Setup of red:
## sdram_controller
module sdram_controller (
    wr_addr,
    wr_data,
    wr_enable,
    rd_addr,
    rd_data,
    rd_ready,
    rd_enable,
    busy, rst_n, clk,
    addr, bank_addr, data_in, data_out, data_oe, clock_enable, cs_n, ras_n, cas_n, we_n,
    data_mask_low, data_mask_high
);
parameter ROW_WIDTH = 13;
parameter COL_WIDTH = 9;
parameter BANK_WIDTH = 2;
parameter SDRADDR_WIDTH = ROW_WIDTH > COL_WIDTH ? ROW_WIDTH : COL_WIDTH;
parameter HADDR_WIDTH = BANK_WIDTH + ROW_WIDTH + COL_WIDTH;
parameter CLK_FREQUENCY = 133;   
parameter REFRESH_TIME =  32;    
parameter REFRESH_COUNT = 8192;  
localparam CYCLES_BETWEEN_REFRESH = ( CLK_FREQUENCY
                                      * 1_000
                                      * REFRESH_TIME
                                    ) / REFRESH_COUNT;
localparam IDLE      = 5'b00000;
localparam INIT_NOP1 = 5'b01000,
           INIT_PRE1 = 5'b01001,
           INIT_NOP1_1=5'b00101,
           INIT_REF1 = 5'b01010,
           INIT_NOP2 = 5'b01011,
           INIT_REF2 = 5'b01100,
           INIT_NOP3 = 5'b01101,
           INIT_LOAD = 5'b01110,
           INIT_NOP4 = 5'b01111;
localparam REF_PRE  =  5'b00001,
           REF_NOP1 =  5'b00010,
           REF_REF  =  5'b00011,
           REF_NOP2 =  5'b00100;
localparam READ_ACT  = 5'b10000,
           READ_NOP1 = 5'b10001,
           READ_CAS  = 5'b10010,
           READ_NOP2 = 5'b10011,
           READ_READ = 5'b10100;
localparam WRIT_ACT  = 5'b11000,
           WRIT_NOP1 = 5'b11001,
           WRIT_CAS  = 5'b11010,
           WRIT_NOP2 = 5'b11011;
localparam CMD_PALL = 8'b10010001,
           CMD_REF  = 8'b10001000,
           CMD_NOP  = 8'b10111000,
           CMD_MRS  = 8'b10000000,
           CMD_BACT = 8'b10011000,
           CMD_READ = 8'b10101001,
           CMD_WRIT = 8'b10100001;
input  [HADDR_WIDTH-1:0]   wr_addr;
input  [15:0]              wr_data;
  ...
clock: 5.6 ns
lec_check: 0
cap_margin: 20
core_margin: 2
core_utilization: 40
cts_cluster_diameter: 155
gpl_routability_driven: 0
gpl_timing_driven: 0
hold_slack_margin: 0.13
slew_margin: 20
run.sh (not shown) runs the stock make flow with config.mk's settings and CLKGATE_MAP_FILE=.
Input-level comparison between blue and red:
# red
export LEC_CHECK = 0
export CAP_MARGIN = 20
export CORE_MARGIN = 2
export CORE_UTILIZATION = 40
export CTS_CLUSTER_DIAMETER = 155
export GPL_ROUTABILITY_DRIVEN = 0
export GPL_TIMING_DRIVEN = 0
export HOLD_SLACK_MARGIN = 0.13
export SLEW_MARGIN = 20
create_clock -name core_clock -period 5.6 [get_ports {clk}]
# blue
export LEC_CHECK = 0
export CAP_MARGIN = 20
export CELL_PAD_IN_SITES_DETAIL_PLACEMENT = 1
export CORE_ASPECT_RATIO = 1.56
export CORE_MARGIN = 9
export CORE_UTILIZATION = 40
export CTS_CLUSTER_DIAMETER = 155
export GPL_ROUTABILITY_DRIVEN = 0
export GPL_TIMING_DRIVEN = 0
export HOLD_SLACK_MARGIN = -0.04
export MIN_ROUTING_LAYER = met2
export SLEW_MARGIN = 35
create_clock -name core_clock -period 5.6 [get_ports {clk}]
Findings:
Met3 wirelength from detailed routing (higher): blue. Compared to red, blue has net load switching power about 14% higher. A highest routing layer actually used of met5 is what blue shows, while met4 belongs to red. Higher number of core rows among blue and red: blue. Insertion delay at the late pin of the worst-skew pair: red vs blue, no meaningful difference.
Changes in green relative to blue:
# blue
export LEC_CHECK = 0
export CAP_MARGIN = 20
export CELL_PAD_IN_SITES_DETAIL_PLACEMENT = 1
export CORE_ASPECT_RATIO = 1.56
export CORE_MARGIN = 9
export CORE_UTILIZATION = 40
export CTS_CLUSTER_DIAMETER = 155
export GPL_ROUTABILITY_DRIVEN = 0
export GPL_TIMING_DRIVEN = 0
export HOLD_SLACK_MARGIN = -0.04
export MIN_ROUTING_LAYER = met2
export SLEW_MARGIN = 35
create_clock -name core_clock -period 5.6 [get_ports {clk}]
# green
export LEC_CHECK = 0
export CAP_MARGIN = 20
export CELL_PAD_IN_SITES_DETAIL_PLACEMENT = 1
export CORE_MARGIN = 9
export CORE_UTILIZATION = 40
export CTS_CLUSTER_DIAMETER = 155
export GPL_ROUTABILITY_DRIVEN = 0
export GPL_TIMING_DRIVEN = 0
export HOLD_SLACK_MARGIN = -0.04
export MIN_ROUTING_LAYER = met2
export SETUP_SLACK_MARGIN = 0.05
export SLEW_MARGIN = 15
create_clock -name core_clock -period 5.6 [get_ports {clk}]
==> comparison <==
- Re yosys stat chip area: no difference whatsoever between green and blue.
- Initial standard-cell utilization of the core of green is on par with blue.
- green ran to completion and came out clean on the timing, design-rule and antenna checks.
- Going from blue to green, amount of wire on met3 after detailed routing grows by 7.9%.
- Clock latency at the later pin of the worst-skew pair (green over blue): increase, 0.03 ns
- From blue to green the numbers moved as follows: power dissipated in the clock network fell by 30%, clock tree buffer count of the final layout rose by 1.
### green -> orange
# green
export LEC_CHECK = 0
export CAP_MARGIN = 20
export CELL_PAD_IN_SITES_DETAIL_PLACEMENT = 1
export CORE_MARGIN = 9
export CORE_UTILIZATION = 40
export CTS_CLUSTER_DIAMETER = 155
export GPL_ROUTABILITY_DRIVEN = 0
export GPL_TIMING_DRIVEN = 0
export HOLD_SLACK_MARGIN = -0.04
export MIN_ROUTING_LAYER = met2
export SETUP_SLACK_MARGIN = 0.05
export SLEW_MARGIN = 15
create_clock -name core_clock -period 5.6 [get_ports {clk}]
# orange
export LEC_CHECK = 0
export CAP_MARGIN = 20
export CORE_MARGIN = 2
export CORE_UTILIZATION = 57
export CTS_CLUSTER_SIZE = 99
export PLACE_DENSITY = 0.6
export SLEW_MARGIN = 20
create_clock -name core_clock -period 3.03 [get_ports {clk}]
==> comparison <==
orange against green: multiplexer fraction of the synthesized cell area stayed essentially flat; worst hold slack across all endpoints stayed essentially flat. Largest fanout on the critical path: green vs orange identical. Re cell count after placement: orange is 7.3% down on green. Looking at non-clock buffer total of the final layout, orange sits about 11% lower than green does. Final standard cell count with taps included and fillers excluded: lower on orange. Note that the wire length recorded for green amounts to 1.3 times the value seen in orange. What orange reported for post-layout total power has to be multiplied by 0.55 to get the figure for green.
No activity file was given, so power comes from the tool's default toggle rates.
